==> flow/design.v (excerpt) <==
module PWM_duty_cycle (
    input clk,            
    input rst,            
    input pwm_in,         
    output reg [7:0] duty_cycle   
);
Size: about 42 flip-flops, ~11 I/O pins, ~42000 um^2 of cells after synthesis.
export LEC_CHECK = 0
export ABC_AREA = 1
export CAP_MARGIN = 15
export CORE_MARGIN = 2
export CORE_UTILIZATION = 72
export CTS_CLUSTER_DIAMETER = 361
export CTS_CLUSTER_SIZE = 72
export HOLD_SLACK_MARGIN = -0.1
export SETUP_SLACK_MARGIN = 3.08
export SLEW_MARGIN = 20
create_clock -name core_clock -period 46.2 [get_ports {clk}]
run.sh (not shown) runs the stock make flow with config.mk's settings and CLKGATE_MAP_FILE=.
The starting point did not get past detailed placement.
Next try:
CAP_MARGIN = 20   (was 15)
CTS_CLUSTER_DIAMETER = unset   (was 361)
CTS_CLUSTER_SIZE = unset   (was 72)
HOLD_SLACK_MARGIN = unset   (was -0.1)
SETUP_SLACK_MARGIN = unset   (was 3.08)
clock period = 111.0 ns   (was 46.2 ns; I/O delays follow)
The changed run completed with no timing, DRC or antenna violations.
Synthesized area is unchanged.
Die area stays the same.
Synthesized cell count stays the same.


== job 7235 ==
PWM_duty_cycle again, from the RTL that the note above started with.
Design PWM_duty_cycle, start of the top module:
module PWM_duty_cycle (
    input clk,            
    input rst,            
    input pwm_in,         
    output reg [7:0] duty_cycle   
);
clock: 154.0 ns
lec_check: 0
abc_area: 1
cap_margin: 15
cell_pad_in_sites_detail_placement: 2
cell_pad_in_sites_global_placement: 1
core_aspect_ratio: 0.5
core_margin: 2
core_utilization: 40
cts_cluster_diameter: 160
gpl_routability_driven: 1
hold_slack_margin: 0.24
max_routing_layer: met4
place_density_lb_addon: 0.24
setup_slack_margin: 5.0
slew_margin: 20
Job 7235 failed in detailed placement (3_5_place_dp) with DPL-0033.
[inputs] job 4022 vs job 7235
Settings: clearing PLACE_DENSITY_LB_ADDON, which used to be 0.24; clearing CELL_PAD_IN_SITES_GLOBAL_PLACEMENT, which used to be 1; swapping 15 for 20 in CAP_MARGIN; clearing CTS_CLUSTER_DIAMETER, which used to be 160; clearing HOLD_SLACK_MARGIN, which used to be 0.24; clearing MAX_ROUTING_LAYER, which used to be met4; clearing GPL_ROUTABILITY_DRIVEN, which used to be 1; swapping 40 for 66 in CORE_UTILIZATION; clearing CELL_PAD_IN_SITES_DETAIL_PLACEMENT, which used to be 2; clearing ABC_AREA, which used to be 1; putting TNS_END_PERCENT at 10 where nothing was set; clearing SETUP_SLACK_MARGIN, which used to be 5.0; swapping 154.0 for 110.0 in the clock period (ns, I/O delays scaled along).
Summary of job 4022 over job 7235: cell total in the yosys stat output decreased 1519; chip width lost 24%; floorplan net count moved down; count of unique library cells instantiated by Yosys shows an increase of about 120%; synthesized area went down by 5.4%. Summary: with job 7235 as the reference, final estimated routing congestion in global placement in job 4022 moved up by more than 10%. Job 4022: no failed stages, no open violations at the end.
What job 1002 does differently from job 4022 at the input level:
Settings: CORE_UTILIZATION: 66 -> 40; PLACE_DENSITY_LB_ADDON: unset -> 0.05.
==> results <==
Job 1002 | status: complete | timing, DRC, antenna: pass
Job 1002 vs. job 4022: cell area went up by 700 sq um.
Diff job 4022 -> job 1002 | worst setup slack | increase of 0.78 ns
Met2 demand-to-capacity share in global routing (job 1002 over job 4022): decrease, 23 points
Delta (job 1002 minus job 4022): die size +64%, hold slack +0.019 ns.
Changes in job 2629 relative to job 1002:
Settings: removing CORE_ASPECT_RATIO (formerly 0.5); removing PLACE_DENSITY_LB_ADDON (formerly 0.05); setting PLACE_DENSITY to 0.63 for the first time; changing CORE_UTILIZATION from 40 to 71; removing TNS_END_PERCENT (formerly 10).
### Flow results
Going from job 1002 to job 2629, die area lost 43%, non-clock buffer count went down 26, fraction of cell area in non-clock buffers lost 0.42 points. Job 2629 ended up with sky130_fd_sc_hd__or4b_1 as its highest-delay cell along the critical path; job 1002 ended up with sky130_fd_sc_hd__or4b_4. On height of the die, the higher figure sits with job 2629, not job 1002.
Changes in job 1897 relative to job 2629:
Settings: swapping 71 for 40 in CORE_UTILIZATION; putting CTS_CLUSTER_SIZE at 90 where nothing was set; swapping 2 for 7 in CORE_MARGIN; putting PLACE_DENSITY_LB_ADDON at 0.0 where nothing was set; clearing PLACE_DENSITY, which used to be 0.63; putting CTS_CLUSTER_DIAMETER at 92 where nothing was set; putting TNS_END_PERCENT at 15 where nothing was set.
==> results <==
- Taking job 2629 as the reference, in job 1897 share of final layout cell area taken by non-clock buffers went up 0.64 points; die width went up 37%; worst endpoint required time held; sequential share of layout area held.
- In the flow results for job 2629 and job 1897, the detail-routed net length per standard cell is smaller on job 2629.
- Compared with job 2629, in job 1897 first-pass GRT wire length climbed 10%; worst reg-to-reg setup slack climbed 1.13 ns; layout net count climbed 40.
- In job 1897 the number of tapcells turned out about 70% higher than in job 2629.
- Compared with job 2629, in job 1897 die area grew by about 90%.
Input-level comparison between job 2704 and job 1897:
Settings: removing PLACE_DENSITY_LB_ADDON (formerly 0.0); changing SLEW_MARGIN from 20 to 5; changing CORE_MARGIN from 7 to 2; removing CTS_CLUSTER_SIZE (formerly 90); changing CORE_UTILIZATION from 40 to 68; removing CTS_CLUSTER_DIAMETER (formerly 92); changing TNS_END_PERCENT from 15 to 70.
==> comparison <==
Via count sits higher in job 2704 than in job 1897. Sequential share of layout area essentially unchanged between job 2704 and job 1897. The growth of design area from synthesis to finish in job 2704 sits 2.8 points below the value recorded for job 1897. Critical path's largest stage delay was lower in the run labelled job 1897. Highest metal layer used by the detailed router: met5 -> job 2704, met4 -> job 1897. Going from job 1897 to job 2704, synthesized cell count shows no meaningful change, hold slack went up, fmax saw a decrease.


Starting RTL as in the previous note.
clock: 154.0 ns
lec_check: 0
abc_area: 1
cap_margin: 15
cell_pad_in_sites_detail_placement: 2
cell_pad_in_sites_global_placement: 1
core_margin: 2
core_utilization: 40
cts_cluster_diameter: 160
gpl_routability_driven: 0
max_routing_layer: met4
place_density_lb_addon: 0.24
setup_slack_margin: 5.0
slew_margin: 20
The baseline aborted during detailed placement.
Edit:
==> flow/config.mk (replaced) <==
export PLATFORM = sky130hd
export DESIGN_NAME = PWM_duty_cycle
export DESIGN_NICKNAME = PWM_duty_cycle
export VERILOG_FILES = /design/flow/design.v
export SDC_FILE = /design/flow/constraint.sdc
export NUM_CORES = 4
export LEC_CHECK = 0
export CAP_MARGIN = 20
export CORE_MARGIN = 2
export CORE_UTILIZATION = 65
export MAX_ROUTING_LAYER = met4
export SLEW_MARGIN = 20
==> flow/constraint.sdc (replaced) <==
create_clock -name core_clock -period 84.0 [get_ports {clk}]
set_input_delay 16.8000 -clock core_clock [delete_from_list [all_inputs] [get_ports {clk}]]
set_output_delay 16.8000 -clock core_clock [all_outputs]
set_load 0.01 [all_outputs]
Effect:
- The new run finished but fails on setup timing
- synthesized area decreases by a few percent
- synthesized cell count decreases by about a fifth
- die size decreases by well over a third
Edit:
--- a/flow/config.mk
+++ b/flow/config.mk
@@ -7,0 +8 @@
+export ABC_AREA = 1
@@ -8,0 +10 @@
+export CELL_PAD_IN_SITES_DETAIL_PLACEMENT = 2
@@ -10 +12 @@
-export CORE_UTILIZATION = 65
+export CORE_UTILIZATION = 40
==> flow/constraint.sdc (replaced) <==
create_clock -name core_clock -period 154.0 [get_ports {clk}]
set_input_delay 30.8000 -clock core_clock [delete_from_list [all_inputs] [get_ports {clk}]]
set_output_delay 30.8000 -clock core_clock [all_outputs]
set_load 0.01 [all_outputs]
=> This time the run ended with an error in detailed placement. Synthesized area grows by 5.7%. Die size climbs by about 70%. Synthesized cell count rose by about 27%.
Edit:
--- a/flow/config.mk
+++ b/flow/config.mk
@@ -8 +7,0 @@
-export ABC_AREA = 1
@@ -10 +8,0 @@
-export CELL_PAD_IN_SITES_DETAIL_PLACEMENT = 2
@@ -13 +10,0 @@
-export MAX_ROUTING_LAYER = met4
==> flow/constraint.sdc (replaced) <==
create_clock -name core_clock -period 110.0 [get_ports {clk}]
set_input_delay 22.0000 -clock core_clock [delete_from_list [all_inputs] [get_ports {clk}]]
set_output_delay 22.0000 -clock core_clock [all_outputs]
set_load 0.01 [all_outputs]
Now the flow went through all stages and came out clean.
Synthesized area falls by 5.4%.
Die size is lower by 5.3%.
Synthesized cell count is lower by about 21%.


== rev 12 ==
Starting RTL as in the previous note.
export LEC_CHECK = 0
export ABC_AREA = 1
export CAP_MARGIN = 20
export CELL_PAD_IN_SITES_DETAIL_PLACEMENT = 0
export CELL_PAD_IN_SITES_GLOBAL_PLACEMENT = 0
export CORE_MARGIN = 2
export CORE_UTILIZATION = 24
export CTS_CLUSTER_DIAMETER = 156
export CTS_CLUSTER_SIZE = 43
export GPL_TIMING_DRIVEN = 0
export MIN_ROUTING_LAYER = met1
export PLACE_DENSITY_LB_ADDON = 0.09
export SETUP_SLACK_MARGIN = 0.82
export SLEW_MARGIN = 20
export TNS_END_PERCENT = 5
create_clock -name core_clock -period 62.0 [get_ports {clk}]
[rev 12] flow finished | final checks: failed | reasons: setup timing
For rev 13, these inputs were changed with respect to rev 12:
-- flow/config.mk --
<<< rev 12, line 8
export ABC_AREA = 1
>>> rev 13, line 8
<<< rev 12, line 13
export CORE_UTILIZATION = 24
export CTS_CLUSTER_DIAMETER = 156
>>> rev 13, line 12
export CORE_UTILIZATION = 37
<<< rev 12, line 16
export GPL_TIMING_DRIVEN = 0
>>> rev 13, line 14
<<< rev 12, line 21
export TNS_END_PERCENT = 5
>>> rev 13, line 18
[summary]
[flow] rev 13 | stages: complete | final checks: fail | reason: setup timing
Rev 13 against rev 12: first-iteration DRC count went up; sequential share of layout area moved down; number of buffers inserted by post-CTS setup repair decreased by 17% relative to the old numbers.
Number of tap instances down 937 in rev 13 wrt rev 12
Taking rev 12 over rev 13, the wire length ratio works out to 0.933.


Starting RTL as in the previous note.
clock: 65.2 ns
lec_check: 0
abc_area: 1
cap_margin: 20
core_margin: 2
core_utilization: 72
cts_cluster_diameter: 255
cts_cluster_size: 98
place_density: 0.38
slew_margin: 20
tns_end_percent: 10
The baseline produced a layout that fails on negative setup slack.
Change:
- ABC_AREA: 1 -> unset
- CORE_UTILIZATION: 72 -> 63
- CTS_CLUSTER_DIAMETER: 255 -> unset
- CTS_CLUSTER_SIZE: 98 -> unset
- PLACE_DENSITY: 0.38 -> unset
- TNS_END_PERCENT: 10 -> unset
- clock period: 65.2 -> 111.0 ns (I/O delays scaled with it)
Effect: With this change the flow finished with timing, DRC and antenna clean. Via count falls by 15%. Area after synthesis falls by 5.4%. Clock-buffer cell count does not change. Final cell count decreases by 23%. Cell area went down by 15%. Setup slack improves by 8.4 ns. Worst hold slack gets better by 0.039 ns. Core utilization falls by 18 points. Critical path depth grows by 56. Non-clock buffer count falls by 414. Die size came out higher by 8.0%.
Change:
- CORE_UTILIZATION: 63 -> 70
- CTS_CLUSTER_DIAMETER: unset -> 351
- HOLD_SLACK_MARGIN: unset -> -0.1
- MAX_ROUTING_LAYER: unset -> met4
- clock period: 111.0 -> 84.0 ns (I/O delays scaled with it)
The changed run completed, yet does not pass: max-capacitance violations, max-slew violations, negative setup slack.
Register-to-register slack is worse by 15 ns.
Cell count rose by 10%.
Die area fell by 9.8%.
Via count rose by about 22%.
Clock skew barely changes.
Hold slack is better by 0.042 ns.
Flip-flop count stays the same.
Global-route usage rose by 10 points.
Change:
- ABC_AREA: unset -> 1
- CORE_UTILIZATION: 70 -> 72
- CTS_CLUSTER_DIAMETER: 351 -> unset
- HOLD_SLACK_MARGIN: -0.1 -> unset
- MAX_ROUTING_LAYER: met4 -> unset
- PLACE_DENSITY: unset -> 0.38
- TNS_END_PERCENT: unset -> 10
- clock period: 84.0 -> 65.2 ns (I/O delays scaled with it)
Result:
- Now the flow finished with negative setup slack left
- global-route usage is lower by 6.4 points
- count of clock-buffer cells in the layout is unchanged
- non-clock buffer count is lower by 305
- register-to-register slack gets better by 6.7 ns
- wire length is lower by about 16%


try-xenon:
Starting RTL as in the previous note.
Settings: LEC_CHECK=0, ABC_AREA=1, CAP_MARGIN=20, CELL_PAD_IN_SITES_DETAIL_PLACEMENT=0, CELL_PAD_IN_SITES_GLOBAL_PLACEMENT=0, CORE_MARGIN=2, CORE_UTILIZATION=69, CTS_CLUSTER_SIZE=43, MIN_ROUTING_LAYER=met1, PLACE_DENSITY_LB_ADDON=0.29, SETUP_SLACK_MARGIN=4.86, SLEW_MARGIN=20; clock period 40.6 ns.
For try-xenon, the flow was terminated by a tool error in 3_5_place_dp and produced no final design.
## Diff of input files: try-amber against try-xenon
- PLACE_DENSITY_LB_ADDON now 0.2, was 0.29
- ABC_AREA no longer set, was 1
- CORE_UTILIZATION now 68, was 69
- SETUP_SLACK_MARGIN now 0.82, was 4.86
- the clock period (ns, I/O delays scaled along) now 96.9, was 40.6
[summary]
- try-amber closes out successfully: all stages finished, all timing, DRC and antenna checks passed.
- Compared with try-xenon, try-amber improves floorplan core area.
- try-amber against try-xenon: width of the die now sits lower; synthesized area now sits lower; arithmetic-cell share of the synthesized area counting full adders, half adders and majority gates now sits higher; die size now sits lower; synthesized area per cell now sits higher.
- Between try-xenon and try-amber, cell count after synthesis decreased.
- Looking at parity-gate share of the synthesized area counting xor and xnor cells across try-amber and try-xenon, the one that comes out lower is try-xenon.
--- input diff try-amber..try-fjord ---
- changing PLACE_DENSITY_LB_ADDON from 0.2 to 0.09
- changing CORE_UTILIZATION from 68 to 24
- setting TNS_END_PERCENT to 5 for the first time
- changing the clock period (ns, I/O delays scaled along) from 96.9 to 62.0
try-fjord vs. try-amber: via count rose by 12%, design area +0.022 mm², antenna cell count went down. On final-layout worst hold slack, try-fjord and try-amber are neck and neck. try-fjord: all stages done; final checks FAILED (negative setup slack).


Setup of v52:
PWM_duty_cycle again, from the RTL that the note above started with.
Design PWM_duty_cycle, start of the top module:
module PWM_duty_cycle (
    input clk,            
    input rst,            
    input pwm_in,         
    output reg [7:0] duty_cycle   
);
==> flow/config.mk <==
export PLATFORM = sky130hd
export DESIGN_NAME = PWM_duty_cycle
export DESIGN_NICKNAME = PWM_duty_cycle
export VERILOG_FILES = /design/flow/design.v
export SDC_FILE = /design/flow/constraint.sdc
export NUM_CORES = 4
export LEC_CHECK = 0
export ABC_AREA = 1
export CAP_MARGIN = 15
export CELL_PAD_IN_SITES_DETAIL_PLACEMENT = 0
export CELL_PAD_IN_SITES_GLOBAL_PLACEMENT = 0
export CORE_ASPECT_RATIO = 0.5
export CORE_MARGIN = 2
export CORE_UTILIZATION = 40
export CTS_CLUSTER_DIAMETER = 160
export CTS_CLUSTER_SIZE = 28
export GPL_ROUTABILITY_DRIVEN = 0
export HOLD_SLACK_MARGIN = -0.05
export MAX_ROUTING_LAYER = met5
export PLACE_DENSITY_LB_ADDON = 0.24
export SETUP_SLACK_MARGIN = 5.0
export SLEW_MARGIN = 20
==> flow/constraint.sdc <==
create_clock -name core_clock -period 154.0 [get_ports {clk}]
set_input_delay 30.8000 -clock core_clock [delete_from_list [all_inputs] [get_ports {clk}]]
set_output_delay 30.8000 -clock core_clock [all_outputs]
set_load 0.01 [all_outputs]
[inputs] v59 vs v52
- CELL_PAD_IN_SITES_DETAIL_PLACEMENT: 0 -> unset
- PLACE_DENSITY_LB_ADDON: 0.24 -> unset
- CORE_UTILIZATION: 40 -> 72
- CTS_CLUSTER_SIZE: 28 -> 72
- CORE_ASPECT_RATIO: 0.5 -> unset
- CELL_PAD_IN_SITES_GLOBAL_PLACEMENT: 0 -> unset
- SETUP_SLACK_MARGIN: 5.0 -> unset
- MAX_ROUTING_LAYER: met5 -> unset
- HOLD_SLACK_MARGIN: -0.05 -> 0.29
- CTS_CLUSTER_DIAMETER: 160 -> unset
- GPL_ROUTABILITY_DRIVEN: 0 -> unset
- the clock period (ns, I/O delays scaled along): 154.0 -> 46.2
Results
Status(v59) = ERROR, stage = 3_5_place_dp
Looking at v59 and v52, the gate count after technology mapping is a wash.
Comparing v59 against v52, there is no change at all in area fraction in full adders, half adders and majority gates.
Diff v52 -> v59: height of the chip up 5.3%; core outline area down about 45%; row count up about 5%; share of flip-flops with an asynchronous set or reset after synthesis flat.
| die width | higher: v52 |
--- input diff v59..v1 ---
- SETUP_SLACK_MARGIN newly set to 4.88
- ABC_AREA removed (was 1)
- HOLD_SLACK_MARGIN removed (was 0.29)
- CORE_UTILIZATION changed from 72 to 40
- CTS_CLUSTER_SIZE removed (was 72)
- CAP_MARGIN changed from 15 to 20
- the clock period (ns, I/O delays scaled along) changed from 46.2 to 104.0
Notes after the runs:
v1 finished every stage and its layout cleared the timing, DRC and antenna checks.
Re share of cell area taken by muxes after synthesis: v1 is 4.7 points up on v59.
Changes observed in v1 relative to v59: total die size now larger; effective utilization at floorplan fell by 33 points.
v1 and v59 ended up with roughly the same sequential share of the synthesized area.
Across both runs, synthesized cell count was lower for v1 than for v59.
Number of nets at floorplan in v1 is 1,519 lower than in v59
On synthesized-area fraction occupied by and/or/nand/nor cells, the lower figure sits with v1, not v59.
Comparing v1 against v59, there is no change at all in async set-or-reset flop fraction in the synthesized netlist.
Against v59, core area in v1 rose by more than half.
Between v1 and v59, synthesized area is lower for v1, v59 comes in above that.
Edits applied to the flow inputs when going from v1 to v45:
- a deleted SETUP_SLACK_MARGIN that had been 4.88
- an added ABC_AREA of 1
- an added CTS_CLUSTER_DIAMETER of 363
- an added PLACE_DENSITY of 0.36
- an added CTS_CLUSTER_SIZE of 98
- a change of CORE_UTILIZATION from 40 to 65
- a change of the clock period (ns, I/O delays scaled along) from 104.0 to 52.7
Findings:
Run status, v45: aborted in 4_1_cts, error DPL-0038
[compare] base=v1 new=v45: row count went down, yosys-reported design area after synthesis went up.
Per the comparison of v45 with v1, area after synthesis has increased; minimum setup slack after placement went down; floorplan-stage core utilization rose 25 points.
Input changes introduced in v27 (baseline for comparison: v45):
- PLACE_DENSITY removed (was 0.36)
- CORE_UTILIZATION changed from 65 to 69
- CTS_CLUSTER_SIZE changed from 98 to 72
- CTS_CLUSTER_DIAMETER removed (was 363)
- the clock period (ns, I/O delays scaled along) changed from 52.7 to 46.2
Notes after the runs:
v45 did not finish; the tool stopped in 4_1_cts with error DPL-0038.
v27 failed in 3_5_place_dp with DPL-0038.
v27 vs. v45: final weighted congestion in routability-driven placement went down by 1.2%.
v27 vs. v45: mapped cell area flat, number of rows in the core area down 3, area of the die down about 6%.
Changes in v19 relative to v27:
- ABC_AREA: 1 -> 0
- CORE_UTILIZATION: 69 -> 72
- CTS_CLUSTER_DIAMETER: unset -> 75
- CAP_MARGIN: 20 -> 15
- HOLD_SLACK_MARGIN: unset -> -0.1
- SETUP_SLACK_MARGIN: unset -> 3.08
## What came out
The compound-gate portion of the synthesized area reported for v19 is greater than that of v27 by 16 points.
In v19, the area of the synthesized netlist per yosys stat came out 2300 um2 below the value in v27.
As far as sequential fraction of the synthesis area is concerned, v27 and v19 perform about the same.
v19 ends up with a fraction of synthesized area in multiplexers that is 4.7 points higher than in v27.
v19 is listed as incomplete: the tool reported an error in 3_5_place_dp and the run ended there.
Synthesized cell count sits lower in v19 than in v27.
| synthesized area | v19 vs v27 | 2300 um2 lower |
Diff v19 and v27: unique cell type count in the Yosys netlist higher in v19
v27 → v19: net count after synthesis has decreased, global placer's final weighted congestion saw an increase, mean post-synth cell area has increased.
